<file path="design/flow/run.sh">
#!/bin/bash
# the make line also repeats each setting of config.mk as NAME=value (left out here)
make -C /OpenROAD-flow-scripts/flow DESIGN_CONFIG=/design/flow/config.mk WORK_HOME=/design/flow/orfs CLKGATE_MAP_FILE= finish
</file>
<file path="design/flow/config.mk">
export PLATFORM = sky130hd
export DESIGN_NAME = mp2
export DESIGN_NICKNAME = mp2
export VERILOG_FILES = /design/flow/design.v
export SDC_FILE = /design/flow/constraint.sdc
export NUM_CORES = 4
export LEC_CHECK = 0
export CAP_MARGIN = 20
export CORE_MARGIN = 2
export CORE_UTILIZATION = 66
export CTS_CLUSTER_DIAMETER = 204
export CTS_CLUSTER_SIZE = 90
export SLEW_MARGIN = 20
</file>
<file path="design/flow/constraint.sdc">
create_clock -name core_clock -period 13.2 [get_ports {clk}]
set_input_delay 2.6400 -clock core_clock [delete_from_list [all_inputs] [get_ports {clk}]]
set_output_delay 2.6400 -clock core_clock [all_outputs]
set_load 0.01 [all_outputs]
</file>
<file path="design/flow/design.v">
module mp2 #(
    parameter CLK_FREQ = 12000000,
    parameter INTERVAL = CLK_FREQ / 360
)(
    input logic clk,
    input logic rst,
    output logic RGB_R,
    output logic RGB_G,
    output logic RGB_B
);
    logic [31:0] counter;
    logic [8:0] hue;
    logic [7:0] pwm_r, pwm_g, pwm_b;
    logic [7:0] pwm_counter;
    always_ff @(posedge clk) begin
        if (rst) begin
            counter <= 0;
            hue <= 0;
        end
        else if (counter >= INTERVAL)
        begin
            counter <= 0;
            hue <= (hue >= 359) ? 0 : hue + 1;
        end
        else
        begin
            counter <= counter + 1;
        end
    end
    always_comb begin
        pwm_r = (hue < 60) ? 255 :
                (hue < 120) ? (255 * (120 - hue) / 60) :
                (hue < 180) ? 0 :
                (hue < 240) ? 0 :
                (hue < 300) ? (255 * (hue - 240) / 60) :
                255;
        pwm_g = (hue < 60) ? (255 * (hue - 0) / 60) :
                (hue < 180) ? 255 :
                (hue < 240) ? (255 * (240 - hue) / 60) :
                0;
        pwm_b = (hue < 120) ? 0 :
                (hue < 180) ? (255 * (hue - 120) / 60) :
                (hue < 300) ? 255 :
                (hue < 360) ? (255 * (360 - hue) / 60) :
                0;
    end
    always_ff @(posedge clk) begin
        if (rst) pwm_counter <= 0;
        else pwm_counter <= pwm_counter + 1;
    end
    assign {RGB_R, RGB_G, RGB_B} = {pwm_counter < pwm_r, pwm_counter < pwm_g, pwm_counter < pwm_b};
endmodule
</file>
==> results.toml, run 1 <==
# physical design summary
[outcome]
status = "stopped before the end"
lastStage = "global routing"
stop_error = "[ERROR GRT-0232] Routing congestion too high. Check the congestion heatmap in the GUI."

[synth]
synth-async-reset-ratio = 0
yosysWarnings = 1
mux_share = 0.0103
postSynthSeqShare = 0.0543
top_cell_area_share = 0.251
ys_ff = 49
adder_share = 0.419
top_area_cell = "fa_1"
top_cells_by_area = "fa_1 25%, ha_1 17%, inv_1 8.8%"
yosysCellCount = 2207
yosysUniqueCellTypes = 102
edf_count = 0
ys_sh_simple = 0.127
yosys_area_mm2 = 0.0181
ys_sh_aoi = 0.208
ys.flop_type = "dfxtp_1"
syn_area_mm2 = 0.0181
syn_inst = 2207
common_cells = "422 x inv_1, 243 x ha_1, 227 x fa_1"
topCombFamilyByArea = "adder cells"
postSynthAreaPerCell_um2 = 8.19
synth-xor-area-share = 0.0805
yosysMostFrequentCell = "inv_1"

[floorplan]
die-area_mm2 = 0.0287
die_y_um = 170
rows = 60
fp_util = 0.671
die_w_um = 170
io_pins = 5
core-area_mm2 = 0.0270

[clocking]
root_buffer = "clkbuf_16"
cts_made_buffers = 5
htreeDepth = 2
clock_path_buffers = 2
hold_buffers = 0
clock_sinks = 49

[place]
dp_hpwl_um = 52900
io_buffers = 4
place.gp.congestion = 1.05

[global_route]
grt_overflow_total = 348
grt_util_all_layers = 0.818
[per-layer routing]
layer  track usage  overflow
met2         0.995       219
met3         0.659         6
met4         0.868       115
met5         0.290         3
met1         0.795         5
[through the flow]
stage | util | setup TNS [ns] | instances | cell area (um2) | setup WS [ns]
after detailed placement | 0.851 | -4.17 | 3062 | 22900 | -1.50
after CTS | 0.911 | -1.97 | 3127 | 24600 | -0.785
after floorplan | - | -1.43 | 2222 | 18600 | -0.582
after global placement | 0.851 | -3.39 | 3062 | 22900 | -1.24
[what timing repair did]
action | 4_1_cts
setup endpoints to repair | 3
pin swaps | 137
gates cloned | 1
buffers inserted | 57
gates resized | 245
==> inputs of run 2 (changes only) <==
- CORE_UTILIZATION: 66 -> 18
- CTS_CLUSTER_DIAMETER: 204 -> not set
- CTS_CLUSTER_SIZE: 90 -> not set
- clock period: 13.2 -> 43.4 ns (I/O delays scaled with it)
==> run 2 against run 1 <==
Effect of this change: synthesized area unchanged; die size increased to 3.6 times the previous value; now clean on timing, DRC and antenna; synthesized cell count unchanged.
==> results.toml, run 2 <==
# physical design summary
[clocking]
postCtsSetupBuffers = 0
cts_resized = 0
root_buffer = "clkbuf_16"
worstSkewPairLatency_ns = 0.30
htreeDepth = 2
clock_path_buffers = 2
cts_tree = "yes"
clock_sinks = 49
cts.clk_slew.worst_paths_ns = 0.08
cts_made_buffers = 5
hold_buffers = 0

[drt]
first_pass_iters = 6
avgViaCountPerCell = 4.37
ant_nets = 0
wl_um = 51000
post_drt_wl_per_cell_um = 14.6
insertedDiodeCount = 0
drc = 0
drt-initial-drc-count = 1205
vias = 15280

[synth]
syn_area_mm2 = 0.0181
postSynthSeqShare = 0.0543
top_area_cell = "fa_1"
postSynthAreaPerCell_um2 = 8.19
top_cells_by_area = "fa_1 25%, ha_1 17%, inv_1 8.8%"
top_cell_area_share = 0.251
yosysMostFrequentCell = "inv_1"
yosysUniqueCellTypes = 102
edf_count = 0
ys_sh_aoi = 0.208
adder_share = 0.419
ys.flop_type = "dfxtp_1"
synth-async-reset-ratio = 0
syn_inst = 2207
yosysWarnings = 1
ys_ff = 49
yosysCellCount = 2207
common_cells = "422 x inv_1, 243 x ha_1, 227 x fa_1"
mux_share = 0.0103
ys_sh_simple = 0.127
topCombFamilyByArea = "adder cells"
yosys_area_mm2 = 0.0181
synth-xor-area-share = 0.0805

[power_and_ir_drop]
pwr-share-clk = 0.051
peakVddDrop_mv = 0.0399
power.density_mw_per_mm2 = 40.7
p_leak_nw = 9.16
comb-power_mw = 0.721
p_sw_frac = 0.574
p_comb_frac = 0.890
seq-power_mw = 0.0476
power.switching_mw = 0.465
maxPowerGroup = "combinational logic"
p_int_mw = 0.346
power_clock_mw = 0.0413
power_mw = 0.810
seq_power_share = 0.059

[floorplan]
die_y_um = 321
core-area_mm2 = 0.0999
fp_util = 0.181
die-area_mm2 = 0.103
die_w_um = 321
rows = 116
io_pins = 5

[critical_path]
crit_fanout = 13
crit_type = "flip-flop to primary output"
r2r_slack_ns = 40.46
cp-startpoint = "hue[7]"
r2r-end = "hue[8]"
crit_path_end_kind = "primary output"
crit_cells = 47
arrival_ns = 15.69
r2r_start = "hue[7]"
r2r_cells = 7
crit_end = "RGB_G"
cpMaxStageDelayCell = "dfxtp_1"
cp.required_ns = 34.72
path_delay_family = "AND-OR/OR-AND gates"
crit_path_start_kind = "flip-flop"
path_common_cell = "inv_1"
crit_buf_inv = 7
slowest_delay_ns = 0.76

[place]
placed_area_mm2 = 0.0197
place.gp.congestion = 0.907
dp_hpwl_um = 43600
io_buffers = 4

[global_route]
grt_first_pass_wirelength_um = 82700
grt_overflow_total = 0
grt_max_degree = 30
antenna_found_initial = 0
grt_pass1_vias = 15124
grt_util_all_layers = 0.0985

[final_layout]
nets = 2672
regArea_um2 = 981
fillers = 11061
logic_area_mm2 = 0.0154
fin_area_mm2 = 0.0199
area_growth_pct = 10.1

[sta]
slew_viol_final = 0
clock_skew_ns = 0.00576
finalCriticalPeriod_ns = 24.37
tns_ns = 0
slew_headroom = 0.296
hold_violations = 0
worst_pin_slew_ns = 1.05
max_clock_freq_ghz = 0.0410
setup_viol = 0
finalClockPeriodUsage = 0.562
rsz0062_at_grt = "no"

[job]
cap_violations = 0
warnings = 68

[hold_path]
whs_path_depth = 2
hold_start = "counter[15]"
hp-class = "flip-flop to flip-flop"
min_to = "counter[15]"

[outcome]
status = "finished clean"
run 2: cell type report:
type	count	area share
multi-input combinational	1695	0.771
clock buffer	5	0.00629
clock inverter	3	0.00145
sequential	49	0.0493
inverter	424	0.0800
tap	1298	0.0816
timing repair buffer	25	0.00993
run 2: metrics by stage:
stage               std cells  worst slack, ns  utilization  hold slack (ns)
global route             3499            17.77        0.199            0.528
finish                   3499            19.03        0.199            0.476
global placement         3490            19.78        0.198            0.449
CTS                      3498            19.21        0.199            0.480
floorplan                2222            21.55            -            0.438
detailed placement       3490            19.57        0.198            0.463
run 2: metal layers:
layer / routed length [um] / track usage / vias up
met5: 0 / 0 / -
met4: 1610 / 0.0283 / 0
met3: 2610 / 0.00900 / 83
met2: 23600 / 0.165 / 393
met1: 23200 / 0.134 / 7391
li1: - / - / 7413
==> inputs of run 3 (changes only) <==
- ABC_AREA: not set -> 0
- CAP_MARGIN: 20 -> 30
- CELL_PAD_IN_SITES_DETAIL_PLACEMENT: not set -> 1
- CELL_PAD_IN_SITES_GLOBAL_PLACEMENT: not set -> 3
- CORE_MARGIN: 2 -> 4
- CORE_UTILIZATION: 18 -> 47
- CTS_CLUSTER_DIAMETER: not set -> 130
- GPL_TIMING_DRIVEN: not set -> 1
- PLACE_DENSITY_LB_ADDON: not set -> 0.11
- SETUP_SLACK_MARGIN: not set -> 3.88
- SLEW_MARGIN: 20 -> 5
- TNS_END_PERCENT: not set -> 40
- clock period: 43.4 -> 16.5 ns (I/O delays scaled with it)
==> run 3 against run 2 <==
Effect of this change: the run now fails in global placement without I/O; synthesized area did not move; die size decreased by 60%; synthesized cell count did not move.
==> results.toml, run 3 <==
# physical design summary
[outcome]
status = "stopped before the end"
lastStage = "global placement without I/O"
stop_error = "[ERROR FLW-0024] Place density exceeds 1.0 (current PLACE_DENSITY_LB_ADDON =  0.11). Please check if the value of  PLACE_DENSITY_LB_ADDON is between 0 and 0.99."

[synth]
ys_sh_aoi = 0.208
top_cell_area_share = 0.251
yosysUniqueCellTypes = 102
ys_ff = 49
synth-async-reset-ratio = 0
top_area_cell = "fa_1"
ys_sh_simple = 0.127
top_cells_by_area = "fa_1 25%, ha_1 17%, inv_1 8.8%"
adder_share = 0.419
common_cells = "422 x inv_1, 243 x ha_1, 227 x fa_1"
yosysCellCount = 2207
yosysMostFrequentCell = "inv_1"
postSynthSeqShare = 0.0543
syn_area_mm2 = 0.0181
postSynthAreaPerCell_um2 = 8.19
ys.flop_type = "dfxtp_1"
yosys_area_mm2 = 0.0181
mux_share = 0.0103
edf_count = 0
synth-xor-area-share = 0.0805
syn_inst = 2207
yosysWarnings = 1
topCombFamilyByArea = "adder cells"

[floorplan]
die-area_mm2 = 0.0417
die_w_um = 204
rows = 71
fp_util = 0.478
core-area_mm2 = 0.0378
die_y_um = 204
==> inputs of run 4 (changes only) <==
- ABC_AREA: 0 -> 1
- CAP_MARGIN: 30 -> 20
- CELL_PAD_IN_SITES_DETAIL_PLACEMENT: 1 -> not set
- CELL_PAD_IN_SITES_GLOBAL_PLACEMENT: 3 -> not set
- CORE_MARGIN: 4 -> 2
- CORE_UTILIZATION: 47 -> 72
- CTS_CLUSTER_DIAMETER: 130 -> not set
- CTS_CLUSTER_SIZE: not set -> 58
- GPL_TIMING_DRIVEN: 1 -> not set
- HOLD_SLACK_MARGIN: not set -> 0.3
- PLACE_DENSITY: not set -> 0.73
- PLACE_DENSITY_LB_ADDON: 0.11 -> not set
- SETUP_SLACK_MARGIN: 3.88 -> 4.56
- SLEW_MARGIN: 5 -> 40
- TNS_END_PERCENT: 40 -> not set
- clock period: 16.5 -> 16.1 ns (I/O delays scaled with it)
==> run 4 against run 3 <==
Effect of this change: die size shrank 36%; the run fails in global routing; synthesized area grew 1.6%; synthesized cell count grew 18%.
==> results.toml, run 4 <==
# physical design summary
[synth]
yosys_area_mm2 = 0.0184
syn_area_mm2 = 0.0184
postSynthSeqShare = 0.0534
ys_sh_aoi = 0.110
synth-async-reset-ratio = 0
top_cells_by_area = "fa_1 25%, ha_1 17%, inv_1 12%"
edf_count = 0
yosysCellCount = 2605
top_area_cell = "fa_1"
syn_inst = 2605
postSynthAreaPerCell_um2 = 7.06
ys_ff = 49
yosysMostFrequentCell = "inv_1"
common_cells = "601 x inv_1, 513 x nand2_1, 243 x ha_1"
top_cell_area_share = 0.247
ys.flop_type = "dfxtp_1"
yosysUniqueCellTypes = 66
synth-xor-area-share = 0.0500
mux_share = 0.00170
yosysWarnings = 1
topCombFamilyByArea = "adder cells"
ys_sh_simple = 0.234
adder_share = 0.413

[outcome]
status = "stopped before the end"
lastStage = "global routing"
stop_error = "[ERROR GRT-0232] Routing congestion too high. Check the congestion heatmap in the GUI."

[floorplan]
fp_util = 0.732
die-area_mm2 = 0.0268
rows = 58
io_pins = 5
die_y_um = 164
die_w_um = 164
core-area_mm2 = 0.0251

[place]
dp_slack_ns = 0.677
io_buffers = 4
place.gp.congestion = 0.964
dp_hpwl_um = 42400

[clocking]
clock_path_buffers = 2
root_buffer = "clkbuf_16"
cts_made_buffers = 5
hold_buffers = 0
clock_sinks = 49
htreeDepth = 2

[global_route]
grt_overflow_total = 13
grt_util_all_layers = 0.758
run 4: routing by layer:
| metal | GRT overflow | global-route usage |
|---|---|---|
| met5 | 0 | 0.373 |
| met2 | 6 | 0.918 |
| met1 | 0 | 0.749 |
| met4 | 7 | 0.730 |
| met3 | 0 | 0.631 |
run 4: metrics by stage:
step                      hold slack [ns]  area, um2  std cells
after detailed placement            0.459      19100       2924
after floorplan                     0.433      18800       2620
after global placement              0.448      19100       2924
after CTS                           0.484      21600       3047
run 4: what timing repair did:
action | 4_1_cts
setup buffers | 115
gates resized | 319
endpoints found under the setup margin | 3
pin swaps | 142
==> inputs of run 5 (changes only) <==
- ABC_AREA: 1 -> not set
- CORE_UTILIZATION: 72 -> 64
- CTS_CLUSTER_SIZE: 58 -> 89
- HOLD_SLACK_MARGIN: 0.3 -> not set
- PLACE_DENSITY: 0.73 -> not set
- SETUP_SLACK_MARGIN: 4.56 -> 1.73
- SLEW_MARGIN: 40 -> 20
- clock period: 16.1 -> 13.8 ns (I/O delays scaled with it)
==> run 5 against run 4 <==
Effect of this change: the layout now fails its checks (setup timing); synthesized area down 1.6%; synthesized cell count is 15% lower; die size grew 10%.
==> results.toml, run 5 <==
# physical design summary
[drt]
avgViaCountPerCell = 6.47
post_drt_wl_per_cell_um = 23.5
vias = 20082
wl_um = 72900
drt-initial-drc-count = 2560
first_pass_iters = 9
insertedDiodeCount = 0
wl_met1_um = 25000
top_layer = "met5"
ant_nets = 0
drc = 0
wl_met2_um = 32800
wl_met3_um = 8220

[critical_path]
crit_buf_inv = 11
crit_path_start_kind = "flip-flop"
crit_fanout = 6
slowest_delay_ns = 0.76
cp-startpoint = "hue[2]"
path_delay_family = "AND-OR/OR-AND gates"
path_common_cell = "buf_4"
r2r-end = "hue[2]"
crit_cells = 51
cp.required_ns = 11.04
cpMaxStageDelayCell = "fa_2"
crit_type = "flip-flop to primary output"
r2r_cells = 12
crit_end = "RGB_R"
r2r_start = "counter[1]"
arrival_ns = 12.19
crit_path_end_kind = "primary output"
r2r_slack_ns = 10.65

[sta]
finalClockPeriodUsage = 1.08
rsz0062_at_grt = "yes"
max_clock_freq_ghz = 0.0669
finalCriticalPeriod_ns = 14.95
fin_ws_ns = -1.15
slew_headroom = 0.161
setup_viol = 3
hold_violations = 0
worst_pin_slew_ns = 1.25
clock_skew_ns = 0.0100
hold_slack_ns = 0.556
tns_ns = -3.27
slew_viol_final = 0

[synth]
adder_share = 0.419
synth-async-reset-ratio = 0
topCombFamilyByArea = "adder cells"
syn_area_mm2 = 0.0181
yosysMostFrequentCell = "inv_1"
top_cell_area_share = 0.251
postSynthSeqShare = 0.0543
yosysUniqueCellTypes = 102
ys_ff = 49
ys_sh_simple = 0.127
common_cells = "422 x inv_1, 243 x ha_1, 227 x fa_1"
yosys_area_mm2 = 0.0181
yosysWarnings = 1
synth-xor-area-share = 0.0805
top_area_cell = "fa_1"
mux_share = 0.0103
ys_sh_aoi = 0.208
ys.flop_type = "dfxtp_1"
syn_inst = 2207
top_cells_by_area = "fa_1 25%, ha_1 17%, inv_1 8.8%"
edf_count = 0
yosysCellCount = 2207
postSynthAreaPerCell_um2 = 8.19

[floorplan]
core-area_mm2 = 0.0278
die_w_um = 172
fp_util = 0.651
die_y_um = 172
io_pins = 5
rows = 61
die-area_mm2 = 0.0296

[global_route]
grt_util_all_layers = 0.437
grt_first_pass_wirelength_um = 99700
antenna_found_initial = 1
grt_max_degree = 30
grt_pass1_vias = 19496
grt_overflow_total = 0

[final_layout]
fin_area_mm2 = 0.0244
regArea_mm2 = 0.00101
fillers = 1425
area_growth_pct = 35.0
nets = 3197
finish.utilization = 0.878
logic_area_mm2 = 0.0169

[clocking]
clock_path_buffers = 2
htreeDepth = 2
worstSkewPairLatency_ns = 0.30
cts_tree = "yes"
clock_sinks = 49
root_buffer = "clkbuf_16"
cts.clk_slew.worst_paths_ns = 0.08
cts_made_buffers = 5

[power_and_ir_drop]
maxPowerGroup = "combinational logic"
comb-power_mw = 3.71
p_sw_frac = 0.527
p_leak_nw = 12.0
seq_power_share = 0.037
power_clock_mw = 0.148
power.density_mw_per_mm2 = 164
p_int_mw = 1.89
seq-power_mw = 0.148
power.switching_mw = 2.11
p_comb_frac = 0.926
pwr-share-clk = 0.037
peakVddDrop_mv = 0.178

[place]
dp_hpwl_um = 51500
io_buffers = 4
place.gp.congestion = 1.05
placed_area_mm2 = 0.0225

[outcome]
violations = "setup timing"
status = "failed layout checks"

[hold_path]
hold_start = "counter[15]"
whs_path_depth = 2
hp-class = "flip-flop to flip-flop"
min_to = "counter[15]"

[job]
cap_violations = 0
warnings = 73
run 5: layout make-up:
| class | count | share of cell area |
|---|---|---|
| multi-input combinational | 1695 | 0.694 |
| timing repair buffer | 550 | 0.172 |
| inverter | 424 | 0.0663 |
| sequential | 49 | 0.0412 |
| tap | 378 | 0.0194 |
| clock buffer | 5 | 0.00513 |
| clock inverter | 3 | 0.00195 |
run 5: metal layers:
metal | track usage | vias up
met4 | 0.268 | 2
met1 | 0.513 | 9542
met2 | 0.741 | 1449
li1 | - | 8481
met3 | 0.0858 | 608
met5 | 0 | -
run 5: per-stage QoR:
stage                     power, mW  cells  setup slack [ns]
after floorplan                1.87   2222            -0.102
after global placement         2.95   3037            -0.806
after detailed placement       3.04   3037             -1.09
after CTS                      3.35   3072            -0.499
after global routing           4.16   3104             -1.56
final                          4.01   3104             -1.15
run 5: what timing repair did:
item | in CTS | in global routing
gates resized | 133 | 149
setup buffers | 27 | 32
pin swaps | 77 | 105
setup endpoints to repair | 3 | 3
hold buffers | 0 | 0
==> inputs of run 6 (changes only) <==
- CORE_UTILIZATION: 64 -> 71
- CTS_CLUSTER_DIAMETER: not set -> 260
- CTS_CLUSTER_SIZE: 89 -> 72
- HOLD_SLACK_MARGIN: not set -> 0.29
- PLACE_DENSITY_LB_ADDON: not set -> 0.0
- SETUP_SLACK_MARGIN: 1.73 -> 4.2
- clock period: 13.8 -> 14.8 ns (I/O delays scaled with it)
==> run 6 against run 5 <==
Effect of this change: the run now fails in global routing; die size fell by 9.6%; synthesized cell count did not move; synthesized area did not move.
==> results.toml, run 6 <==
# physical design summary
[outcome]
status = "stopped before the end"
lastStage = "global routing"
stop_error = "[ERROR GRT-0232] Routing congestion too high. Check the congestion heatmap in the GUI."

[clocking]
clock_path_buffers = 2
htreeDepth = 2
hold_buffers = 0
cts_made_buffers = 5
clock_sinks = 49
root_buffer = "clkbuf_16"

[synth]
top_area_cell = "fa_1"
ys_ff = 49
yosysCellCount = 2207
adder_share = 0.419
synth-async-reset-ratio = 0
postSynthSeqShare = 0.0543
yosys_area_mm2 = 0.0181
edf_count = 0
ys.flop_type = "dfxtp_1"
syn_inst = 2207
synth-xor-area-share = 0.0805
yosysMostFrequentCell = "inv_1"
topCombFamilyByArea = "adder cells"
mux_share = 0.0103
postSynthAreaPerCell_um2 = 8.19
top_cell_area_share = 0.251
top_cells_by_area = "fa_1 25%, ha_1 17%, inv_1 8.8%"
yosysWarnings = 1
common_cells = "422 x inv_1, 243 x ha_1, 227 x fa_1"
ys_sh_aoi = 0.208
ys_sh_simple = 0.127
syn_area_mm2 = 0.0181
yosysUniqueCellTypes = 102

[floorplan]
die_w_um = 164
core-area_mm2 = 0.0251
die_y_um = 164
io_pins = 5
die-area_mm2 = 0.0268
fp_util = 0.720
rows = 58

[global_route]
grt_util_all_layers = 0.612
grt_overflow_total = 3

[place]
dp_hpwl_um = 47300
io_buffers = 4
dp.cells = 2679
place.gp.congestion = 1.12
run 6: routing by layer:
metal | GRT overflow | track usage
met3 | 0 | 0.365
met5 | 0 | 0.0701
met1 | 0 | 0.623
met4 | 0 | 0.566
met2 | 3 | 0.864
run 6: repair_timing:
action | in CTS
endpoints found under the setup margin | 3
pin swaps | 96
buffers inserted | 60
resized | 156
run 6: metrics by stage:
| stage | hold WS [ns] | setup TNS [ns] | cell area, um2 | worst slack (ns) | power [mW] |
|---|---|---|---|---|---|
| 2_1_floorplan | 0.438 | 0 | 18600 | 0.698 | 1.74 |
| 3_3_place_gp | 0.461 | -0.299 | 20100 | -0.192 | 2.32 |
| 3_5_place_dp | 0.470 | -0.958 | 20100 | -0.435 | 2.37 |
| 4_1_cts | 0.496 | 0 | 21400 | 0.364 | 2.64 |
==> inputs of run 7 (changes only) <==
- CAP_MARGIN: 20 -> 15
- CORE_UTILIZATION: 71 -> 72
- CTS_CLUSTER_DIAMETER: 260 -> 234
- CTS_CLUSTER_SIZE: 72 -> 58
- HOLD_SLACK_MARGIN: 0.29 -> not set
- MAX_ROUTING_LAYER: not set -> met4
- PLACE_DENSITY: not set -> 0.66
- PLACE_DENSITY_LB_ADDON: 0.0 -> not set
- SETUP_SLACK_MARGIN: 4.2 -> not set
- clock period: 14.8 -> 28.7 ns (I/O delays scaled with it)
==> run 7 against run 6 <==
Effect of this change: the run now finishes clean; die size is 1.4% lower; synthesized area stayed put; synthesized cell count stayed put.
==> results.toml, run 7 <==
# physical design summary
[sta]
worst_pin_slew_ns = 1.15
max_clock_freq_ghz = 0.0466
hold_slack_ns = 0.508
slew_viol_final = 0
setup_viol = 0
slew_headroom = 0.228
fin_ws_ns = 7.23
hold_violations = 0
finalCriticalPeriod_ns = 21.47
tns_ns = 0
rsz0062_at_grt = "no"
finalClockPeriodUsage = 0.748
clock_skew_ns = 0.00383

[synth]
topCombFamilyByArea = "adder cells"
synth-xor-area-share = 0.0805
synth-async-reset-ratio = 0
yosys_area_mm2 = 0.0181
yosysMostFrequentCell = "inv_1"
top_cells_by_area = "fa_1 25%, ha_1 17%, inv_1 8.8%"
ys_sh_aoi = 0.208
ys_ff = 49
ys_sh_simple = 0.127
syn_area_mm2 = 0.0181
postSynthAreaPerCell_um2 = 8.19
postSynthSeqShare = 0.0543
common_cells = "422 x inv_1, 243 x ha_1, 227 x fa_1"
top_cell_area_share = 0.251
syn_inst = 2207
mux_share = 0.0103
yosysWarnings = 1
ys.flop_type = "dfxtp_1"
top_area_cell = "fa_1"
yosysCellCount = 2207
yosysUniqueCellTypes = 102
adder_share = 0.419
edf_count = 0

[drt]
drt-initial-drc-count = 1911
first_pass_iters = 8
wl_um = 50800
ant_nets = 0
vias = 16197
avgViaCountPerCell = 6.42
drc = 0
post_drt_wl_per_cell_um = 20.2

[job]
cap_violations = 0
warnings = 70

[hold_path]
whs_path_depth = 2
hp-class = "flip-flop to flip-flop"
hold_start = "counter[15]"
min_to = "counter[15]"

[power_and_ir_drop]
power.switching_mw = 0.705
peakVddDrop_mv = 0.0723
power_clock_mw = 0.0584
pwr-share-clk = 0.048
p_comb_frac = 0.894
power.density_mw_per_mm2 = 65.7
p_sw_frac = 0.575
p_leak_nw = 9.14
maxPowerGroup = "combinational logic"
seq_power_share = 0.059
p_int_mw = 0.521
seq-power_mw = 0.0718
comb-power_mw = 1.10

[critical_path]
crit_cells = 47
arrival_ns = 15.73
crit_type = "flip-flop to primary output"
crit_fanout = 13
cp.required_ns = 22.96
path_common_cell = "inv_1"
cpMaxStageDelayCell = "dfxtp_1"
crit_end = "RGB_G"
r2r_slack_ns = 25.70
cp-startpoint = "hue[7]"
path_delay_family = "AND-OR/OR-AND gates"
slowest_delay_ns = 0.77
r2r_cells = 7
r2r_start = "hue[7]"
crit_buf_inv = 7
r2r-end = "hue[8]"
crit_path_start_kind = "flip-flop"
crit_path_end_kind = "primary output"

[global_route]
antenna_found_initial = 1
grt_pass1_vias = 16219
grt_max_degree = 31
grt_first_pass_wirelength_um = 83300
grt_overflow_total = 0
grt_util_all_layers = 0.409

[clocking]
cts_made_buffers = 5
hold_buffers = 0
clock_sinks = 49
clock_path_buffers = 2
worstSkewPairLatency_ns = 0.29
cts.clk_slew.worst_paths_ns = 0.07
cts_tree = "yes"
htreeDepth = 2
postCtsSetupBuffers = 0
root_buffer = "clkbuf_16"
cts_resized = 0

[final_layout]
nets = 2669
area_growth_pct = 3.19

[floorplan]
die_y_um = 162
io_pins = 5
die_w_um = 162
core-area_mm2 = 0.0245
rows = 57
fp_util = 0.739
die-area_mm2 = 0.0264

[place]
dp_slack_ns = 7.93
io_buffers = 4
place.gp.congestion = 1.05
dp_hpwl_um = 42600

[outcome]
status = "finished clean"
==> run 7: final cells by class <==
| type | count | area [um2] |
|---|---|---|
| Fill cell | 1790 | 5800 |
| Inverter | 424 | 1590 |
| Antenna cell | 1 | 2.50 |
| Timing Repair Buffer | 22 | 175 |
| Multi-Input combinational cell | 1695 | 15400 |
| Clock buffer | 5 | 125 |
| Sequential cell | 49 | 981 |
| Clock inverter | 3 | 21.3 |
| Tap cell | 324 | 405 |
==> run 7: layer usage <==
layer,GRT usage,up-vias,wire length [um]
met5,-,-,0
met4,0.142,0,2130
met3,0.0861,175,5120
met2,0.653,804,23300
met1,0.521,7800,20300
li1,-,7418,-
==> run 7: metrics by stage <==
step / cells / power [mW] / utilization / instance area [um2]
floorplan: 2222 / 0.860 / - / 18100
global placement: 2514 / 1.11 / 0.756 / 18500
detailed placement: 2514 / 1.14 / 0.756 / 18500
CTS: 2522 / 1.20 / 0.762 / 18600
global route: 2523 / 1.35 / 0.763 / 18700
finish: 2523 / 1.23 / 0.763 / 18700
==> inputs of run 8 (changes only) <==
- ABC_AREA: not set -> 0
- CORE_UTILIZATION: 72 -> 71
- CTS_CLUSTER_DIAMETER: 234 -> 227
- CTS_CLUSTER_SIZE: 58 -> 52
- MAX_ROUTING_LAYER: met4 -> not set
- MIN_ROUTING_LAYER: not set -> met1
- PLACE_DENSITY: 0.66 -> not set
- SETUP_SLACK_MARGIN: not set -> -0.37
- TNS_END_PERCENT: not set -> 85
- clock period: 28.7 -> 13.4 ns (I/O delays scaled with it)
==> run 8 against run 7 <==
Effect of this change: the flow now stops in global routing; die size grew 1.4%; synthesized cell count did not move; synthesized area unchanged.
==> results.toml, run 8 <==
# physical design summary
[clocking]
cts_made_buffers = 5
hold_buffers = 0
root_buffer = "clkbuf_16"
clock_sinks = 49
clock_path_buffers = 2
htreeDepth = 2

[synth]
top_cell_area_share = 0.251
ys_sh_simple = 0.127
yosysWarnings = 1
synth-xor-area-share = 0.0805
postSynthAreaPerCell_um2 = 8.19
yosysCellCount = 2207
adder_share = 0.419
ys_sh_aoi = 0.208
yosysMostFrequentCell = "inv_1"
topCombFamilyByArea = "adder cells"
yosysUniqueCellTypes = 102
top_cells_by_area = "fa_1 25%, ha_1 17%, inv_1 8.8%"
postSynthSeqShare = 0.0543
ys.flop_type = "dfxtp_1"
edf_count = 0
yosys_area_mm2 = 0.0181
ys_ff = 49
syn_inst = 2207
syn_area_mm2 = 0.0181
common_cells = "422 x inv_1, 243 x ha_1, 227 x fa_1"
mux_share = 0.0103
top_area_cell = "fa_1"
synth-async-reset-ratio = 0

[floorplan]
die_w_um = 164
core-area_mm2 = 0.0251
io_pins = 5
rows = 58
die_y_um = 164
die-area_mm2 = 0.0268
fp_util = 0.720

[outcome]
lastStage = "global routing"
stop_error = "[ERROR GRT-0116] Global routing finished with congestion. Check the congestion regions in the DRC Viewer."
status = "stopped before the end"

[global_route]
grt_util_all_layers = 0.793
grt_overflow_total = 290

[place]
dp.cells = 3031
place.gp.congestion = 1.08
dp_hpwl_um = 57900
io_buffers = 4
[run 8: repair_timing]
action,in CTS
pin swaps,39
setup buffers,19
setup endpoints to repair,3
gates cloned,0
gates resized,92
[run 8: stage by stage]
| stage | area (um2) | utilization | worst slack (ns) |
|---|---|---|---|
| CTS | 23400 | 0.933 | -1.06 |
| detailed placement | 22800 | 0.907 | -1.48 |
| global placement | 22800 | 0.907 | -1.00 |
| floorplan | 18600 | - | -0.424 |
[run 8: routing by layer]
| metal | overflow | track usage |
|---|---|---|
| met1 | 7 | 0.773 |
| met2 | 178 | 0.972 |
| met3 | 7 | 0.652 |
| met4 | 97 | 0.792 |
| met5 | 1 | 0.316 |
==> inputs of run 9 (changes only) <==
- CORE_UTILIZATION: 71 -> 70
- CTS_CLUSTER_DIAMETER: 227 -> 233
- SETUP_SLACK_MARGIN: -0.37 -> 2.13
- clock period: 13.4 -> 15.8 ns (I/O delays scaled with it)
==> run 9 against run 8 <==
Effect of this change: the run now finishes clean; synthesized cell count is the same; die size is 1.4% higher; synthesized area unchanged.
==> results.toml, run 9 <==
# physical design summary
[critical_path]
path_delay_family = "AND-OR/OR-AND gates"
crit_type = "flip-flop to primary output"
cp.required_ns = 12.64
crit_cells = 50
r2r_slack_ns = 12.86
r2r-end = "hue[2]"
r2r_start = "counter[1]"
slowest_delay_ns = 0.52
crit_path_start_kind = "flip-flop"
cp-startpoint = "hue[1]"
crit_buf_inv = 10
cpMaxStageDelayCell = "fa_1"
crit_end = "RGB_G"
r2r_cells = 12
arrival_ns = 11.94
crit_fanout = 7
crit_path_end_kind = "primary output"
path_common_cell = "inv_1"

[hold_path]
hp-class = "flip-flop to flip-flop"
min_to = "counter[15]"
whs_path_depth = 2
hold_start = "counter[15]"

[synth]
ys.flop_type = "dfxtp_1"
ys_sh_simple = 0.127
top_area_cell = "fa_1"
yosysMostFrequentCell = "inv_1"
postSynthSeqShare = 0.0543
synth-xor-area-share = 0.0805
syn_area_mm2 = 0.0181
yosysCellCount = 2207
adder_share = 0.419
syn_inst = 2207
top_cells_by_area = "fa_1 25%, ha_1 17%, inv_1 8.8%"
yosys_area_mm2 = 0.0181
topCombFamilyByArea = "adder cells"
mux_share = 0.0103
postSynthAreaPerCell_um2 = 8.19
ys_sh_aoi = 0.208
common_cells = "422 x inv_1, 243 x ha_1, 227 x fa_1"
synth-async-reset-ratio = 0
top_cell_area_share = 0.251
yosysWarnings = 1
edf_count = 0
yosysUniqueCellTypes = 102
ys_ff = 49

[sta]
slew_viol_final = 0
clock_skew_ns = 0.0118
setup_viol = 0
hold_violations = 0
finalClockPeriodUsage = 0.956
max_clock_freq_ghz = 0.0662
finalCriticalPeriod_ns = 15.10
worst_pin_slew_ns = 1.03
fin_ws_ns = 0.696
slew_headroom = 0.310
rsz0062_at_grt = "yes"

[clocking]
cts_tree = "yes"
worstSkewPairLatency_ns = 0.30
cts_made_buffers = 5
clock_sinks = 49
hold_buffers = 0
htreeDepth = 2
cts.clk_slew.worst_paths_ns = 0.07
clock_path_buffers = 2
root_buffer = "clkbuf_16"

[power_and_ir_drop]
power_clock_mw = 0.122
p_comb_frac = 0.913
power.density_mw_per_mm2 = 132
power.switching_mw = 1.60
p_int_mw = 1.30
p_sw_frac = 0.551
pwr-share-clk = 0.042
peakVddDrop_mv = 0.262
seq_power_share = 0.045
p_leak_nw = 10.5
power_mw = 2.90
seq-power_mw = 0.129
maxPowerGroup = "combinational logic"
comb-power_mw = 2.64

[final_layout]
fillers = 1299
final_cells = 2727
logic_area_mm2 = 0.0170
regArea_mm2 = 0.00101
nets = 2868
finish.utilization = 0.870
area_growth_pct = 21.6

[floorplan]
io_pins = 5
fp_util = 0.716
die_y_um = 165
die-area_mm2 = 0.0271
core-area_mm2 = 0.0253
rows = 58
die_w_um = 165

[drt]
ant_nets = 0
avgViaCountPerCell = 6.71
insertedDiodeCount = 0
post_drt_wl_per_cell_um = 23.8
wl_um = 64800
drc = 0
vias = 18299
first_pass_iters = 12
drt-initial-drc-count = 2682

[place]
dp_slack_ns = -0.126
place.gp.congestion = 1.00
dp_hpwl_um = 45000
io_buffers = 4
dp.cells = 2595

[global_route]
grt_first_pass_wirelength_um = 93100
antenna_found_initial = 2
grt_pass1_vias = 17848
grt_util_all_layers = 0.444
grt_max_degree = 30
grt_overflow_total = 0

[job]
warnings = 73
cap_violations = 0

[outcome]
status = "finished clean"
==> run 9: layout make-up <==
cell class                      count  share of cell area
Multi-Input combinational cell   1695               0.774
Tap cell                          330              0.0188
Clock inverter                      1            0.000398
Clock buffer                        7             0.00700
Timing Repair Buffer              221              0.0795
Inverter                          424              0.0742
Sequential cell                    49              0.0459
==> run 9: per-stage QoR <==
step	TNS, ns	area (um2)	hold slack [ns]
CTS	0	21200	0.503
finish	0	22000	0.515
floorplan	0	18600	0.438
global placement	0	19500	0.463
detailed placement	-0.193	19500	0.487
global route	0	22000	0.570
==> run 9: metal layers <==
metal  GRT usage  vias to the layer above  routed length (um)
li1            -                     7804                   -
met4       0.236                        6                5100
met1       0.538                     8623               22500
met3       0.100                      466                8130
met5           0                        -                  99
met2       0.739                     1400               29000
==> run 9: repair_timing <==
item	4_1_cts	5_1_grt
resized	188	119
cloned	1	0
setup endpoints to repair	3	3
endpoints found under the hold margin	0	0
pin swaps	78	90
buffers inserted	84	39
==> inputs of run 10 (changes only) <==
- ABC_AREA: 0 -> not set
- CAP_MARGIN: 15 -> 20
- CELL_PAD_IN_SITES_DETAIL_PLACEMENT: not set -> 0
- CORE_MARGIN: 2 -> 10
- CORE_UTILIZATION: 70 -> 23
- CTS_CLUSTER_DIAMETER: 233 -> not set
- CTS_CLUSTER_SIZE: 52 -> not set
- MIN_ROUTING_LAYER: met1 -> not set
- PLACE_DENSITY_LB_ADDON: not set -> 0.28
- SETUP_SLACK_MARGIN: 2.13 -> not set
- TNS_END_PERCENT: 85 -> not set
- clock period: 15.8 -> 13.5 ns (I/O delays scaled with it)
==> run 10 against run 9 <==
Effect of this change: now fails the layout checks on setup timing; sequential cell count unchanged; routed wire length down 2.1%; synthesized cell count unchanged; register-to-register slack worse by 2.3 ns; clock power up 8%.
==> results.toml, run 10 <==
# physical design summary
[clocking]
cts_tree = "yes"
clock_sinks = 49
cts.clk_slew.worst_paths_ns = 0.07
hold_buffers = 0
root_buffer = "clkbuf_16"
worstSkewPairLatency_ns = 0.30
htreeDepth = 2
cts_made_buffers = 5
clock_path_buffers = 2

[outcome]
status = "failed layout checks"
violations = "setup timing"

[power_and_ir_drop]
power_clock_mw = 0.132
power.density_mw_per_mm2 = 140
p_int_mw = 1.85
seq-power_mw = 0.151
p_sw_frac = 0.501
power.switching_mw = 1.86
power_mw = 3.71
seq_power_share = 0.041
maxPowerGroup = "combinational logic"
peakVddDrop_mv = 0.124
p_leak_nw = 12.8
p_comb_frac = 0.924
pwr-share-clk = 0.036
comb-power_mw = 3.43

[floorplan]
fp_util = 0.233
die-area_mm2 = 0.0902
die_w_um = 300
io_pins = 5
core-area_mm2 = 0.0777
rows = 102
die_y_um = 300

[critical_path]
crit_buf_inv = 17
crit_cells = 54
cp.required_ns = 10.80
cpMaxStageDelayCell = "fa_1"
crit_path_end_kind = "primary output"
crit_fanout = 6
crit_type = "flip-flop to primary output"
slowest_delay_ns = 0.55
cp-startpoint = "hue[2]"
r2r_slack_ns = 10.54
crit_end = "RGB_G"
path_common_cell = "buf_6"
arrival_ns = 11.55
r2r_cells = 12
path_delay_family = "AND-OR/OR-AND gates"
r2r_start = "counter[1]"
r2r-end = "hue[8]"
crit_path_start_kind = "flip-flop"

[sta]
fin_ws_ns = -0.752
tns_ns = -2.09
finalCriticalPeriod_ns = 14.25
finalClockPeriodUsage = 1.06
max_clock_freq_ghz = 0.0702
hold_slack_ns = 0.484
clock_skew_ns = 0.00728
setup_viol = 3
slew_headroom = 0.329
hold_violations = 0
worst_pin_slew_ns = 0.996
rsz0062_at_grt = "yes"
slew_viol_final = 0

[synth]
ys.flop_type = "dfxtp_1"
top_cell_area_share = 0.251
synth-async-reset-ratio = 0
adder_share = 0.419
postSynthAreaPerCell_um2 = 8.19
ys_sh_aoi = 0.208
yosysCellCount = 2207
postSynthSeqShare = 0.0543
mux_share = 0.0103
syn_inst = 2207
ys_ff = 49
synth-xor-area-share = 0.0805
common_cells = "422 x inv_1, 243 x ha_1, 227 x fa_1"
yosys_area_mm2 = 0.0181
top_cells_by_area = "fa_1 25%, ha_1 17%, inv_1 8.8%"
yosysUniqueCellTypes = 102
yosysMostFrequentCell = "inv_1"
ys_sh_simple = 0.127
syn_area_mm2 = 0.0181
topCombFamilyByArea = "adder cells"
top_area_cell = "fa_1"
yosysWarnings = 1
edf_count = 0

[drt]
vias = 17590
first_pass_iters = 5
ant_nets = 0
wl_um = 63400
avgViaCountPerCell = 4.51
drc = 0
drt-initial-drc-count = 964
post_drt_wl_per_cell_um = 16.3
insertedDiodeCount = 0

[global_route]
grt_pass1_vias = 17963
use_met2 = 0.231
grt_overflow_total = 0
grt_max_degree = 30
antenna_found_initial = 0
grt_use_met1 = 0.192
busiest_layer = "met2"
grt_first_pass_wirelength_um = 99600
grt_util_all_layers = 0.138
grt_use_met3 = 0.00970

[final_layout]
area_growth_pct = 46.6
fillers = 8150
nets = 3333
final_cells = 3902

[hold_path]
hp-class = "flip-flop to flip-flop"
min_to = "counter[15]"
whs_path_depth = 2
hold_start = "counter[15]"

[job]
cap_violations = 0
warnings = 71

[place]
io_buffers = 4
dp.cells = 3789
place.gp.congestion = 0.889
dp_hpwl_um = 53500
run 10: layout make-up:
cell class | count | area [um2] | area share
flip-flops and latches | 49 | 1010 | 0.0381
repair buffers | 686 | 5330 | 0.201
clock inverters | 3 | 25.0 | 0.000944
clock buffers | 5 | 125 | 0.00472
inverters | 424 | 1620 | 0.0611
well taps | 1040 | 1300 | 0.0491
multi-input cells | 1695 | 17100 | 0.645
run 10: timing repair:
action                     CTS  global route
pin swaps                  109           102
setup endpoints to repair    3             3
buffers inserted            79            31
gates resized              182           134
run 10: stage by stage:
stage | util | instance area (um2) | setup slack (ns)
2_1_floorplan | - | 18600 | -0.342
3_3_place_gp | 0.310 | 24100 | -1.15
3_5_place_dp | 0.310 | 24100 | -1.18
4_1_cts | 0.329 | 25600 | -0.626
5_1_grt | 0.341 | 26500 | -1.32
6_report | 0.341 | 26500 | -0.752
run 10: layer usage:
layer  vias up  share of wire
met5         -              0
met4         0          0.022
met3        67          0.035
met2       332           0.47
met1      8449           0.48
li1       8742              -
==> inputs of run 11 (changes only) <==
- CELL_PAD_IN_SITES_DETAIL_PLACEMENT: 0 -> not set
- CORE_MARGIN: 10 -> 2
- CORE_UTILIZATION: 23 -> 40
- PLACE_DENSITY_LB_ADDON: 0.28 -> not set
- SETUP_SLACK_MARGIN: not set -> 4.12
- clock period: 13.5 -> 22.0 ns (I/O delays scaled with it)
==> run 11 against run 10 <==
Effect of this change: the run now finishes clean; global-route usage up 9.4 points; utilization up 12 points; clock skew barely moved; synthesized cell count unchanged; register-to-register slack improved by 8.5 ns; routed wire length down 14%; first-iteration DRC count grew 52%; sequential share of layout area rose by 1.1 points.
==> results.toml, run 11 <==
# physical design summary
[outcome]
status = "finished clean"

[synth]
synth-xor-area-share = 0.0805
ys_ff = 49
yosysWarnings = 1
common_cells = "422 x inv_1, 243 x ha_1, 227 x fa_1"
postSynthAreaPerCell_um2 = 8.19
top_cell_area_share = 0.251
ys_sh_aoi = 0.208
syn_inst = 2207
top_area_cell = "fa_1"
topCombFamilyByArea = "adder cells"
yosysMostFrequentCell = "inv_1"
edf_count = 0
postSynthSeqShare = 0.0543
yosys_area_mm2 = 0.0181
ys.flop_type = "dfxtp_1"
adder_share = 0.419
syn_area_mm2 = 0.0181
yosysUniqueCellTypes = 102
synth-async-reset-ratio = 0
mux_share = 0.0103
yosysCellCount = 2207
top_cells_by_area = "fa_1 25%, ha_1 17%, inv_1 8.8%"
ys_sh_simple = 0.127

[hold_path]
min_to = "counter[15]"
hp-class = "flip-flop to flip-flop"
hold_start = "counter[15]"
whs_path_depth = 2

[sta]
worst_pin_slew_ns = 1.04
max_clock_freq_ghz = 0.0576
slew_viol_final = 0
finalClockPeriodUsage = 0.790
clock_skew_ns = 0.00756
tns_ns = 0
rsz0062_at_grt = "no"
hold_violations = 0
finalCriticalPeriod_ns = 17.37
slew_headroom = 0.305
setup_viol = 0

[drt]
ant_nets = 0
first_pass_iters = 6
drt-initial-drc-count = 1461
wl_um = 54300
vias = 15945
avgViaCountPerCell = 5.58
post_drt_wl_per_cell_um = 19.0
insertedDiodeCount = 0
drc = 0

[critical_path]
crit_end = "RGB_G"
path_delay_family = "AND-OR/OR-AND gates"
crit_fanout = 13
crit_path_start_kind = "flip-flop"
r2r_cells = 12
r2r_slack_ns = 19.08
crit_type = "flip-flop to primary output"
cpMaxStageDelayCell = "fa_1"
slowest_delay_ns = 0.59
crit_cells = 49
crit_path_end_kind = "primary output"
path_common_cell = "inv_1"
cp-startpoint = "hue[0]"
crit_buf_inv = 9
r2r_start = "counter[1]"
cp.required_ns = 17.60
arrival_ns = 12.97
r2r-end = "hue[8]"

[clocking]
clock_path_buffers = 2
htreeDepth = 2
clock_sinks = 49
worstSkewPairLatency_ns = 0.30
cts.clk_slew.worst_paths_ns = 0.07
cts_tree = "yes"
cts_made_buffers = 5
root_buffer = "clkbuf_16"

[final_layout]
fin_area_mm2 = 0.0203
nets = 2739
area_growth_pct = 12.3

[floorplan]
rows = 77
die_y_um = 217
die_w_um = 217
fp_util = 0.407
io_pins = 5
die-area_mm2 = 0.0469
core-area_mm2 = 0.0444

[global_route]
grt_max_degree = 31
grt_first_pass_wirelength_um = 87100
antenna_found_initial = 0
use_met2 = 0.385
grt_util_all_layers = 0.232
grt_use_met3 = 0.0199
busiest_layer = "met2"
grt_use_met1 = 0.321
grt_pass1_vias = 15904
grt_overflow_total = 0

[power_and_ir_drop]
peakVddDrop_mv = 0.0810
p_comb_frac = 0.896
seq_power_share = 0.056
pwr-share-clk = 0.048
comb-power_mw = 1.50
power_clock_mw = 0.0811
p_sw_frac = 0.581
maxPowerGroup = "combinational logic"
seq-power_mw = 0.0930
power_mw = 1.67
power.switching_mw = 0.973
power.density_mw_per_mm2 = 82.5
p_leak_nw = 9.73
p_int_mw = 0.701

[place]
dp_hpwl_um = 45000
placed_area_mm2 = 0.0188
io_buffers = 4
place.gp.congestion = 0.932

[job]
cap_violations = 0
warnings = 68
-- run 11: per-layer routing --
metal,up-vias,share of wire
met5,-,0
met4,0,0.034
met3,98,0.052
met2,462,0.46
met1,7824,0.45
li1,7561,-
-- run 11: layout make-up --
type	count	area, um2
tap	592	741
inverter	424	1620
fill	4411	24100
clock inverter	3	25.0
multi-input combinational	1696	16100
timing repair buffer	91	712
clock buffer	5	125
sequential	49	1000
-- run 11: metrics by stage --
step | hold WS, ns | setup WS (ns) | util | instances
detailed placement | 0.491 | 2.49 | 0.424 | 2782
global placement | 0.453 | 2.77 | 0.424 | 2782
CTS | 0.511 | 4.13 | 0.436 | 2801
global route | 0.549 | 4.05 | 0.457 | 2860
finish | 0.509 | 4.63 | 0.457 | 2860
floorplan | 0.438 | 4.43 | - | 2222
-- run 11: timing repair --
item	CTS	global route
setup endpoints to repair	3	3
resized	54	102
hold buffers	0	0
setup buffers	10	59
pin swaps	4	19
gates cloned	1	0
==> inputs of run 12 (changes only) <==
- ABC_AREA: not set -> 0
- CAP_MARGIN: 20 -> 0
- CELL_PAD_IN_SITES_DETAIL_PLACEMENT: not set -> 1
- CELL_PAD_IN_SITES_GLOBAL_PLACEMENT: not set -> 0
- CORE_UTILIZATION: 40 -> 23
- CTS_CLUSTER_SIZE: not set -> 55
- GPL_ROUTABILITY_DRIVEN: not set -> 0
- MAX_ROUTING_LAYER: not set -> met4
- MIN_ROUTING_LAYER: not set -> met1
- PLACE_DENSITY_LB_ADDON: not set -> 0.28
- SETUP_SLACK_MARGIN: 4.12 -> 4.62
- SLEW_MARGIN: 20 -> 35
- TNS_END_PERCENT: not set -> 85
- clock period: 22.0 -> 34.4 ns (I/O delays scaled with it)
==> run 12 against run 11 <==
Effect of this change: combinational power down 36%; total power shrank 36%; clock power is 36% lower; critical path depth shrank 1; first-iteration DRC count is 34% lower; worst hold slack got worse by 0.025 ns; utilization is 20 points lower; critical path type unchanged; count of clock-buffer cells in the layout stayed put; clock skew rose by 0.0032 ns; die size up 72%.
==> results.toml, run 12 <==
# physical design summary
[outcome]
status = "finished clean"

[hold_path]
hp-class = "flip-flop to flip-flop"
whs_path_depth = 2
min_to = "counter[15]"
hold_start = "counter[15]"

[sta]
slew_viol_final = 0
tns_ns = 0
finalClockPeriodUsage = 0.656
rsz0062_at_grt = "no"
worst_pin_slew_ns = 0.975
finalCriticalPeriod_ns = 22.55
max_clock_freq_ghz = 0.0443
slew_headroom = 0.343
clock_skew_ns = 0.0107
hold_violations = 0
setup_viol = 0

[drt]
drt-initial-drc-count = 961
avgViaCountPerCell = 4.74
wl_um = 58800
first_pass_iters = 5
insertedDiodeCount = 0
post_drt_wl_per_cell_um = 18.2
drc = 0
vias = 15355
ant_nets = 0

[synth]
yosys_area_mm2 = 0.0181
yosysWarnings = 1
common_cells = "422 x inv_1, 243 x ha_1, 227 x fa_1"
ys.flop_type = "dfxtp_1"
postSynthSeqShare = 0.0543
ys_ff = 49
ys_sh_simple = 0.127
synth-async-reset-ratio = 0
adder_share = 0.419
top_cell_area_share = 0.251
postSynthAreaPerCell_um2 = 8.19
ys_sh_aoi = 0.208
syn_area_mm2 = 0.0181
yosysCellCount = 2207
yosysUniqueCellTypes = 102
edf_count = 0
syn_inst = 2207
topCombFamilyByArea = "adder cells"
yosysMostFrequentCell = "inv_1"
synth-xor-area-share = 0.0805
top_cells_by_area = "fa_1 25%, ha_1 17%, inv_1 8.8%"
top_area_cell = "fa_1"
mux_share = 0.0103

[clocking]
hold_buffers = 0
cts_tree = "yes"
clock_path_buffers = 2
clock_sinks = 49
htreeDepth = 2
worstSkewPairLatency_ns = 0.31
postCtsSetupBuffers = 0
root_buffer = "clkbuf_16"
cts.clk_slew.worst_paths_ns = 0.08
cts_resized = 0
cts_made_buffers = 5

[global_route]
grt_use_met1 = 0.202
grt_pass1_vias = 16176
grt_max_degree = 30
grt_first_pass_wirelength_um = 93700
grt_util_all_layers = 0.150
grt_overflow_total = 0
busiest_layer = "met2"
use_met2 = 0.241
antenna_found_initial = 0
grt_use_met3 = 0.0130

[power_and_ir_drop]
maxPowerGroup = "combinational logic"
seq-power_mw = 0.0604
p_comb_frac = 0.894
p_sw_frac = 0.590
peakVddDrop_mv = 0.0504
power.density_mw_per_mm2 = 54.5
comb-power_mw = 0.955
p_leak_nw = 9.15
power_clock_mw = 0.0523
pwr-share-clk = 0.049
seq_power_share = 0.057
power.switching_mw = 0.630
p_int_mw = 0.438

[critical_path]
crit_end = "RGB_G"
cpMaxStageDelayCell = "a211oi_1"
r2r_start = "hue[7]"
r2r_cells = 7
crit_type = "flip-flop to primary output"
crit_buf_inv = 8
cp.required_ns = 27.52
crit_path_start_kind = "flip-flop"
crit_fanout = 13
slowest_delay_ns = 0.83
r2r-end = "hue[8]"
r2r_slack_ns = 31.44
path_common_cell = "inv_1"
arrival_ns = 15.67
path_delay_family = "AND-OR/OR-AND gates"
crit_path_end_kind = "primary output"
cp-startpoint = "hue[7]"
crit_cells = 48

[floorplan]
core-area_mm2 = 0.0776
die-area_mm2 = 0.0809
die_y_um = 284
rows = 102
fp_util = 0.233
die_w_um = 284
io_pins = 5

[place]
dp_hpwl_um = 50300
placed_area_mm2 = 0.0194
io_buffers = 4

[final_layout]
fin_area_mm2 = 0.0196
nets = 2670
area_growth_pct = 8.38
finish.utilization = 0.253

[job]
warnings = 68
cap_violations = 0
[run 12: layout make-up]
class	instances	area, um2
clock buffer	5	125
timing repair buffer	23	183
fill	9443	58000
inverter	424	1590
tap	1040	1300
clock inverter	3	25.0
sequential	49	982
multi-input combinational	1695	15400
[run 12: through the flow]
stage / instances / hold WS (ns) / power, mW / setup WS (ns)
after floorplan: 2222 / 0.438 / 0.717 / 14.35
after global placement: 3231 / 0.465 / 1.00 / 12.31
after detailed placement: 3231 / 0.468 / 1.00 / 12.20
after CTS: 3239 / 0.493 / 1.06 / 11.81
after global routing: 3239 / 0.543 / 1.19 / 10.60
final: 3239 / 0.484 / 1.07 / 11.85
[run 12: routing by layer]
layer	part of all wire	wire length [um]	vias to the layer above
met1	0.48	28000	7579
met3	0.040	2370	71
li1	-	-	7402
met2	0.45	26700	303
met4	0.030	1740	0
met5	0	0	-
==> inputs of run 13 (changes only) <==
- ABC_AREA: 0 -> not set
- CAP_MARGIN: 0 -> 20
- CELL_PAD_IN_SITES_DETAIL_PLACEMENT: 1 -> not set
- CELL_PAD_IN_SITES_GLOBAL_PLACEMENT: 0 -> not set
- CORE_UTILIZATION: 23 -> 35
- CTS_CLUSTER_DIAMETER: not set -> 169
- CTS_CLUSTER_SIZE: 55 -> 32
- GPL_TIMING_DRIVEN: not set -> 0
- MAX_ROUTING_LAYER: met4 -> not set
- PLACE_DENSITY_LB_ADDON: 0.28 -> not set
- SETUP_SLACK_MARGIN: 4.62 -> -0.0
- SLEW_MARGIN: 35 -> 20
- TNS_END_PERCENT: 85 -> not set
- clock period: 34.4 -> 28.2 ns (I/O delays scaled with it)
==> run 13 against run 12 <==
Effect of this change: global-route usage is 4.5 points higher; critical path depth is 2 higher; setup slack got worse by 5.4 ns; sequential power up 22%; non-clock buffer count grew 35; combinational power increased by about 10%; utilization up 12 points; final cell count down 10%; largest cell class unchanged.
==> results.toml, run 13 <==
# physical design summary
[critical_path]
r2r_slack_ns = 24.98
arrival_ns = 16.10
crit_path_end_kind = "primary output"
cpMaxStageDelayCell = "a211oi_1"
cp-startpoint = "hue[7]"
cp.required_ns = 22.56
r2r_cells = 7
crit_cells = 50
slowest_delay_ns = 0.94
r2r-end = "hue[8]"
crit_path_start_kind = "flip-flop"
path_common_cell = "inv_1"
crit_buf_inv = 10
path_delay_family = "AND-OR/OR-AND gates"
crit_fanout = 13
r2r_start = "hue[7]"
crit_type = "flip-flop to primary output"
crit_end = "RGB_G"

[synth]
synth-xor-area-share = 0.0805
top_area_cell = "fa_1"
ys_sh_aoi = 0.208
top_cells_by_area = "fa_1 25%, ha_1 17%, inv_1 8.8%"
yosysUniqueCellTypes = 102
syn_inst = 2207
synth-async-reset-ratio = 0
yosysCellCount = 2207
postSynthAreaPerCell_um2 = 8.19
postSynthSeqShare = 0.0543
yosys_area_mm2 = 0.0181
edf_count = 0
mux_share = 0.0103
common_cells = "422 x inv_1, 243 x ha_1, 227 x fa_1"
ys.flop_type = "dfxtp_1"
adder_share = 0.419
yosysWarnings = 1
yosysMostFrequentCell = "inv_1"
ys_ff = 49
topCombFamilyByArea = "adder cells"
top_cell_area_share = 0.251
syn_area_mm2 = 0.0181
ys_sh_simple = 0.127

[drt]
drc = 0
ant_nets = 0
insertedDiodeCount = 0
drt-initial-drc-count = 1010
post_drt_wl_per_cell_um = 17.6
first_pass_iters = 5
avgViaCountPerCell = 5.33
wl_um = 51200
vias = 15530

[global_route]
grt_first_pass_wirelength_um = 84000
grt_max_degree = 18
grt_pass1_vias = 15721
grt_overflow_total = 0
antenna_found_initial = 0
grt_util_all_layers = 0.195

[power_and_ir_drop]
p_leak_nw = 9.18
power_clock_mw = 0.0602
p_int_mw = 0.528
p_sw_frac = 0.566
p_comb_frac = 0.890
seq_power_share = 0.061
maxPowerGroup = "combinational logic"
pwr-share-clk = 0.049
comb-power_mw = 1.08
power.switching_mw = 0.690
seq-power_mw = 0.0738
power.density_mw_per_mm2 = 63.4
peakVddDrop_mv = 0.0774

[outcome]
status = "finished clean"

[sta]
max_clock_freq_ghz = 0.0460
finalClockPeriodUsage = 0.771
worst_pin_slew_ns = 1.09
finalCriticalPeriod_ns = 21.74
slew_headroom = 0.266
hold_slack_ns = 0.495
rsz0062_at_grt = "no"
slew_viol_final = 0
tns_ns = 0
hold_violations = 0
setup_viol = 0
clock_skew_ns = 0.00572

[floorplan]
rows = 83
die_y_um = 231
core-area_mm2 = 0.0512
die-area_mm2 = 0.0535
fp_util = 0.353
die_w_um = 231
io_pins = 5

[place]
placed_area_mm2 = 0.0191
io_buffers = 3
dp_hpwl_um = 43700

[clocking]
cts_tree = "yes"
cts_made_buffers = 5
postCtsSetupBuffers = 0
hold_buffers = 0
worstSkewPairLatency_ns = 0.29
htreeDepth = 2
clock_sinks = 49
cts_resized = 0
clock_path_buffers = 2
cts.clk_slew.worst_paths_ns = 0.07
root_buffer = "clkbuf_16"

[job]
cap_violations = 0
warnings = 68

[hold_path]
hold_start = "counter[15]"
min_to = "counter[15]"
hp-class = "flip-flop to flip-flop"
whs_path_depth = 2

[final_layout]
area_growth_pct = 6.26
fin_area_mm2 = 0.0192
nets = 2705
-- run 13: cell type report --
class | count | area [um2]
flip-flops and latches | 49 | 981
multi-input cells | 1695 | 15400
fillers | 5268 | 32000
well taps | 680 | 851
clock buffers | 5 | 125
plain buffers | 54 | 224
repair buffers | 4 | 41.3
clock inverters | 3 | 25.0
inverters | 424 | 1590
-- run 13: per-layer routing --
layer  GRT usage  wire length, um
met1       0.268            23600
met3      0.0146             2330
met2       0.318            22900
met5           0                0
met4      0.0798             2330
-- run 13: stage by stage --
stage,util,instances,setup slack [ns],power [mW]
finish,0.375,2914,6.46,1.22
global route,0.375,2914,5.57,1.36
CTS,0.375,2914,6.49,1.20
floorplan,-,2222,9.39,0.875
global placement,0.371,2905,5.87,1.12
detailed placement,0.372,2906,6.87,1.13
==> inputs of run 14 (changes only) <==
- ABC_AREA: not set -> 1
- CORE_UTILIZATION: 35 -> 72
- CTS_CLUSTER_DIAMETER: 169 -> not set
- CTS_CLUSTER_SIZE: 32 -> 25
- GPL_ROUTABILITY_DRIVEN: 0 -> not set
- GPL_TIMING_DRIVEN: 0 -> not set
- MIN_ROUTING_LAYER: met1 -> not set
- PLACE_DENSITY: not set -> 0.73
- SETUP_SLACK_MARGIN: -0.0 -> not set
- clock period: 28.2 -> 20.8 ns (I/O delays scaled with it)
==> run 14 against run 13 <==
Effect of this change: synthesized cell count grew 18%; sequential cell count unchanged; non-clock buffer count decreased by 45; sequential power grew 34%; final cell count is 0.86% higher; critical path depth up 30; largest cell class unchanged; largest power group unchanged.
==> results.toml, run 14 <==
# physical design summary
[outcome]
status = "finished clean"

[sta]
fin_ws_ns = 3.17
worst_pin_slew_ns = 0.866
clock_skew_ns = 0.00613
slew_headroom = 0.422
slew_viol_final = 0
tns_ns = 0
hold_slack_ns = 0.472
setup_viol = 0
rsz0062_at_grt = "no"
finalCriticalPeriod_ns = 17.63
hold_violations = 0
finalClockPeriodUsage = 0.847
max_clock_freq_ghz = 0.0567

[hold_path]
whs_path_depth = 2
min_to = "counter[15]"
hold_start = "counter[14]"
hp-class = "flip-flop to flip-flop"

[synth]
common_cells = "601 x inv_1, 513 x nand2_1, 243 x ha_1"
postSynthAreaPerCell_um2 = 7.06
edf_count = 0
topCombFamilyByArea = "adder cells"
ys_ff = 49
ys_sh_aoi = 0.110
postSynthSeqShare = 0.0534
yosysMostFrequentCell = "inv_1"
synth-async-reset-ratio = 0
mux_share = 0.00170
top_cells_by_area = "fa_1 25%, ha_1 17%, inv_1 12%"
syn_area_mm2 = 0.0184
ys_sh_simple = 0.234
yosysWarnings = 1
syn_inst = 2605
synth-xor-area-share = 0.0500
top_area_cell = "fa_1"
adder_share = 0.413
yosysUniqueCellTypes = 66
yosys_area_mm2 = 0.0184
yosysCellCount = 2605
ys.flop_type = "dfxtp_1"
top_cell_area_share = 0.247

[drt]
wl_um = 49200
ant_nets = 0
vias = 16830
insertedDiodeCount = 0
drt-initial-drc-count = 1379
drc = 0
post_drt_wl_per_cell_um = 16.7
avgViaCountPerCell = 5.73
first_pass_iters = 6

[floorplan]
die-area_mm2 = 0.0268
fp_util = 0.732
io_pins = 5
die_y_um = 164
core-area_mm2 = 0.0251
rows = 58
die_w_um = 164

[critical_path]
r2r_slack_ns = 17.26
crit_path_end_kind = "primary output"
crit_end = "RGB_B"
cp.required_ns = 16.64
crit_type = "flip-flop to primary output"
crit_fanout = 14
cp-startpoint = "hue[3]"
r2r-end = "hue[7]"
path_delay_family = "simple AND/OR/NAND/NOR gates"
r2r_start = "hue[3]"
crit_path_start_kind = "flip-flop"
slowest_delay_ns = 0.80
path_common_cell = "nand2_2"
r2r_cells = 7
arrival_ns = 13.47
cpMaxStageDelayCell = "dfxtp_1"
crit_buf_inv = 13
crit_cells = 80

[power_and_ir_drop]
p_sw_frac = 0.583
p_comb_frac = 0.882
p_leak_nw = 10.4
power.density_mw_per_mm2 = 79.3
power.switching_mw = 0.875
seq-power_mw = 0.0986
peakVddDrop_mv = 0.128
power_mw = 1.50
power_clock_mw = 0.0786
pwr-share-clk = 0.052
maxPowerGroup = "combinational logic"
comb-power_mw = 1.32
seq_power_share = 0.066
p_int_mw = 0.627

[global_route]
grt_first_pass_wirelength_um = 80300
grt_use_met1 = 0.484
grt_use_met3 = 0.0505
grt_util_all_layers = 0.378
grt_pass1_vias = 16663
busiest_layer = "met2"
grt_overflow_total = 0
grt_max_degree = 28
use_met2 = 0.656
antenna_found_initial = 1

[place]
dp_hpwl_um = 42100
dp_slack_ns = 3.58
io_buffers = 4
placed_area_mm2 = 0.0188
dp.cells = 2931
place.gp.congestion = 1.02

[clocking]
root_buffer = "clkbuf_16"
htreeDepth = 2
cts_made_buffers = 5
cts_resized = 0
worstSkewPairLatency_ns = 0.29
postCtsSetupBuffers = 0
clock_sinks = 49
hold_buffers = 0
clock_path_buffers = 2
cts_tree = "yes"
cts.clk_slew.worst_paths_ns = 0.06

[final_layout]
finish.utilization = 0.755
fin_area_mm2 = 0.0189
final_cells = 2939
nets = 3080
area_growth_pct = 3.09

[job]
cap_violations = 0
warnings = 70
[run 14: layout make-up]
cell class,instances,area (um2)
well taps,330,413
clock inverters,3,22.5
multi-input cells,1909,14900
fillers,1995,6160
repair buffers,13,108
inverters,630,2380
flip-flops and latches,49,981
clock buffers,5,125
[run 14: routing by layer]
metal  up-vias  part of all wire
li1       8072                 -
met1      7943              0.40
met2       689              0.48
met3       126             0.078
met4         0             0.039
met5         -                 0
Power is estimated from default activity; no workload was simulated.
